== run 1 ==
Design Top_1553B_APB, start of the top module:
module Top_1553B_APB
(
  APB_CLK,
  APB_RESETn,
  APB_RDATA,
  APB_READY,
  APB_SLVERR,
  APB_STRB,
  APB_PROT, 
  APB_ADDR,
  APB_ENABLE,
  APB_WRITE,
  APB_WDATA,
  APB_SEL,
  rx0_1553,
  tx0_1553,
  tx0_en,
  rx1_1553,
  tx1_1553,
  tx1_en
);
localparam DATAWIDTH = 32;
localparam APB_STRB_WIDTH = 8;
localparam REGSNUM = 8;
localparam REGS_ADDRWIDTH = 3;
input                               APB_CLK;
input                               APB_RESETn;
output [DATAWIDTH-1 : 0]            APB_RDATA;
output                              APB_READY;
output                              APB_SLVERR;
input  [APB_STRB_WIDTH-1 : 0]       APB_STRB;
input  [2 : 0]                      APB_PROT;
input  [DATAWIDTH-1 : 0]            APB_ADDR;
input                               APB_ENABLE;
input                               APB_WRITE;
input  [DATAWIDTH-1 : 0]            APB_WDATA;
input                               APB_SEL;
input     [1:0] rx0_1553;
output    [1:0] tx0_1553;
output    tx0_en;
input     [1:0] rx1_1553;
output    [1:0] tx1_1553;
output    tx1_en;
wire [DATAWIDTH*REGSNUM-1 : 0]    RegsDataOut;
wire [DATAWIDTH*REGSNUM-1 : 0]    RegsDataIn;
wire                              beWrdOut;
wire                              beReadOut;
wire [REGS_ADDRWIDTH-1 : 0]       RegsAddrOut;
APB_Slave_Interface#(
    .DATAWIDTH  (DATAWIDTH),
    .REGSNUM    (REGSNUM)
)APB_Inter_inst(
    .APB_CLK(APB_CLK),
    .APB_RESETn(APB_RESETn),
    .APB_RDATA(APB_RDATA),
    .APB_READY(APB_READY),
    .APB_SLVERR(APB_SLVERR),
    .APB_STRB(APB_STRB),
    .APB_PROT(APB_PROT), 
    .APB_ADDR(APB_ADDR),
    .APB_ENABLE(APB_ENABLE),
    .APB_WRITE(APB_WRITE),
    .APB_WDATA(APB_WDATA),
    .APB_SEL(APB_SEL),
    .RegsDataOut (RegsDataOut),
    .RegsDataIn  (RegsDataIn),
    .beWrdOut    (beWrdOut),
    .beReadOut   (beReadOut),
    .RegsAddrOut (RegsAddrOut)
);
wire [DATAWIDTH-1:0] rxreg_one_read;
assign RegsDataIn[3*DATAWIDTH-1 : 2*DATAWIDTH]= rxreg_one_read;
  ...
make LEC_CHECK=0 ABC_AREA=0 CAP_MARGIN=20 CELL_PAD_IN_SITES_DETAIL_PLACEMENT=1 CELL_PAD_IN_SITES_GLOBAL_PLACEMENT=1 CORE_ASPECT_RATIO=1.47 CORE_MARGIN=5 CORE_UTILIZATION=48 GPL_ROUTABILITY_DRIVEN=0 GPL_TIMING_DRIVEN=1 MAX_ROUTING_LAYER=met4 MIN_ROUTING_LAYER=met1 PLACE_DENSITY_LB_ADDON=0.03 SETUP_SLACK_MARGIN=-0.0 SLEW_MARGIN=20 TNS_END_PERCENT=75 finish   # period 2.86 ns
run.sh (not shown) runs the stock make flow with config.mk's settings and CLKGATE_MAP_FILE=.
Run 1: no failed stages, no open violations at the end
## Diff of input files: run 2 against run 1
Settings: ABC_AREA changed from 0 to 1; MIN_ROUTING_LAYER removed (was met1); GPL_TIMING_DRIVEN removed (was 1); TNS_END_PERCENT removed (was 75); CORE_UTILIZATION changed from 48 to 72; CELL_PAD_IN_SITES_DETAIL_PLACEMENT removed (was 1); CELL_PAD_IN_SITES_GLOBAL_PLACEMENT removed (was 1); CORE_ASPECT_RATIO changed from 1.47 to 1.38; CTS_CLUSTER_DIAMETER newly set to 203; GPL_ROUTABILITY_DRIVEN removed (was 0); SETUP_SLACK_MARGIN removed (was -0.0); CORE_MARGIN changed from 5 to 2; the clock period (ns, I/O delays scaled along) changed from 2.86 to 6.25.
==> results <==
- Timing, DRC, antenna: 0 failures across run 2 and run 1
- Cmp run 2 vs run 1: routed length on met1 lower in run 2
- Lower power among run 2 and run 1: run 2
- met1 layer usage reported by global route up 14 points in run 2 wrt run 1
- Note that the number of cells produced by synthesis recorded for run 1 amounts to 0.62 times the value seen in run 2.
- Taking run 1 as the reference, in run 2 post-synthesis cell area climbed 4.5%; worst voltage drop across the vdd grid dropped 61%.
- Of the two values seen for worst setup path startpoint, rx0_1553[0] was produced by run 2 and CoreOne_inst.mil1553_decoder.skip_counter[1] by run 1.
What run 3 does differently from run 2 at the input level:
Settings: CORE_UTILIZATION now 70, was 72; MAX_ROUTING_LAYER no longer set, was met4; CTS_CLUSTER_SIZE now 17, previously not set; CORE_ASPECT_RATIO no longer set, was 1.38; PLACE_DENSITY_LB_ADDON no longer set, was 0.03; ABC_AREA no longer set, was 1; CTS_CLUSTER_DIAMETER no longer set, was 203; the clock period (ns, I/O delays scaled along) now 2.49, was 6.25.
## What came out
On post-layout worst setup margin: between run 2 and run 3, it ends up higher for run 2.
Run 2 ended up with AND-OR/OR-AND gates as its largest family of logic cells by area; run 3 ended up with multiplexers.
Delta (run 3 minus run 2): count of TritonRoute iterations in the first routing pass climbed 2; critical path depth climbed 2; critical path data required time dropped 3.70 ns.
Final checks on run 3, whose flow otherwise completed, came back failing, citing setup timing.
The flow did not stop early for run 2: all stages ran, and the layout cleared the timing, DRC and antenna checks.
diff inputs: run 3 => run 4
Settings: changing CORE_UTILIZATION from 70 to 72; setting SETUP_SLACK_MARGIN to 0.69 for the first time; changing the clock period (ns, I/O delays scaled along) from 2.49 to 2.33.
==> results <==
Run 4 is listed as incomplete: the tool reported an error in global routing and the run ended there. Run 3 -> run 4: fraction of the yosys area taken by sequential cells delta 0, exact match. Reported for run 3 and run 4, number of synthesized flops with an enable pin turned out identical to the last digit. Run 3 → run 4: average size of a mapped cell about even; post-CTS resize count rose 199. Die area improves in run 4 relative to run 3. Diff run 3 -> run 4: count of buffers added by post-CTS timing repair for setup now sits higher; post-synth area from yosys stat now sits at about the same level. Pre-CTS setup slack on run 4 is down relative to run 3. [run 4 vs run 3] cell total after placement: lower in run 4. Compared with run 3, run 4 shows floorplan core area lower by about 3.3%.
The following lists how run 5 was set up differently from run 4:
Settings: SETUP_SLACK_MARGIN: 0.69 -> -0.21; PLACE_DENSITY: unset -> 0.38; CELL_PAD_IN_SITES_DETAIL_PLACEMENT: unset -> 0; MIN_ROUTING_LAYER: unset -> met1; GPL_TIMING_DRIVEN: unset -> 1; CTS_CLUSTER_SIZE: 17 -> 20; MAX_ROUTING_LAYER: unset -> met5; ABC_AREA: unset -> 0; GPL_ROUTABILITY_DRIVEN: unset -> 0.
Results
Ran to the end and failed final checks on setup timing: run 5.
Run 4 -> run 5: synthesis area per yosys delta 0, exact match
From run 5 to run 4, die area did not move at all.
Run 5 -> run 4: post-synthesis cell count from yosys delta 0, exact match
From run 4 to run 5, synthesized cell count did not move at all.
Number of clock buffers inserted by TritonCTS down 3 in run 5 wrt run 4
Measured against each other, run 4 and run 5 differ in placed instance area, the higher figure coming from run 4.
Between run 4 and run 5, the pre-CTS setup slack does not differ in any meaningful way.
Per the comparison of run 5 with run 4, detailed-placement wirelength estimate fell by about 4.3%, adder and majority cell fraction of the synthesized area essentially unchanged.
## Diff of input files: run 6 against run 5
Settings: changing ABC_AREA from 0 to 1; setting CTS_CLUSTER_DIAMETER to 346 for the first time; changing SETUP_SLACK_MARGIN from -0.21 to -0.0; changing CTS_CLUSTER_SIZE from 20 to 15; changing CAP_MARGIN from 20 to 0; changing PLACE_DENSITY from 0.38 to 0.65; changing the clock period (ns, I/O delays scaled along) from 2.33 to 2.38.
==> results <==
Changes observed in run 6 relative to run 5: share of the cycle needed by the critical path after routing -3.5 points, number of buffer and inverter stages on the critical path +2, reg-to-reg setup timing slack +0.08 ns.
Ran to the end and failed final checks on setup timing: run 6.
Run 6 and run 5 ended up with roughly the same area of all sequential standard cells.
The post-detailed-placement cell area of run 6 is higher than that of run 5.
Against run 5, synthesized cell count in run 6 rose by more than half.
Summary: with run 5 as the reference, HPWL reported at the end of detailed placement in run 6 moved up by more than 10%.
Diff run 5 -> run 6 | detailed-route wire length per cell | down by more than 10%
met1 routed wirelength after detailed routing in run 6 is 14% above run 5.
Going from run 5 to run 6, power after layout went up, data arrival at the endpoint of the critical path went down by 0.07 ns.
Power and IR drop assume default switching activity.
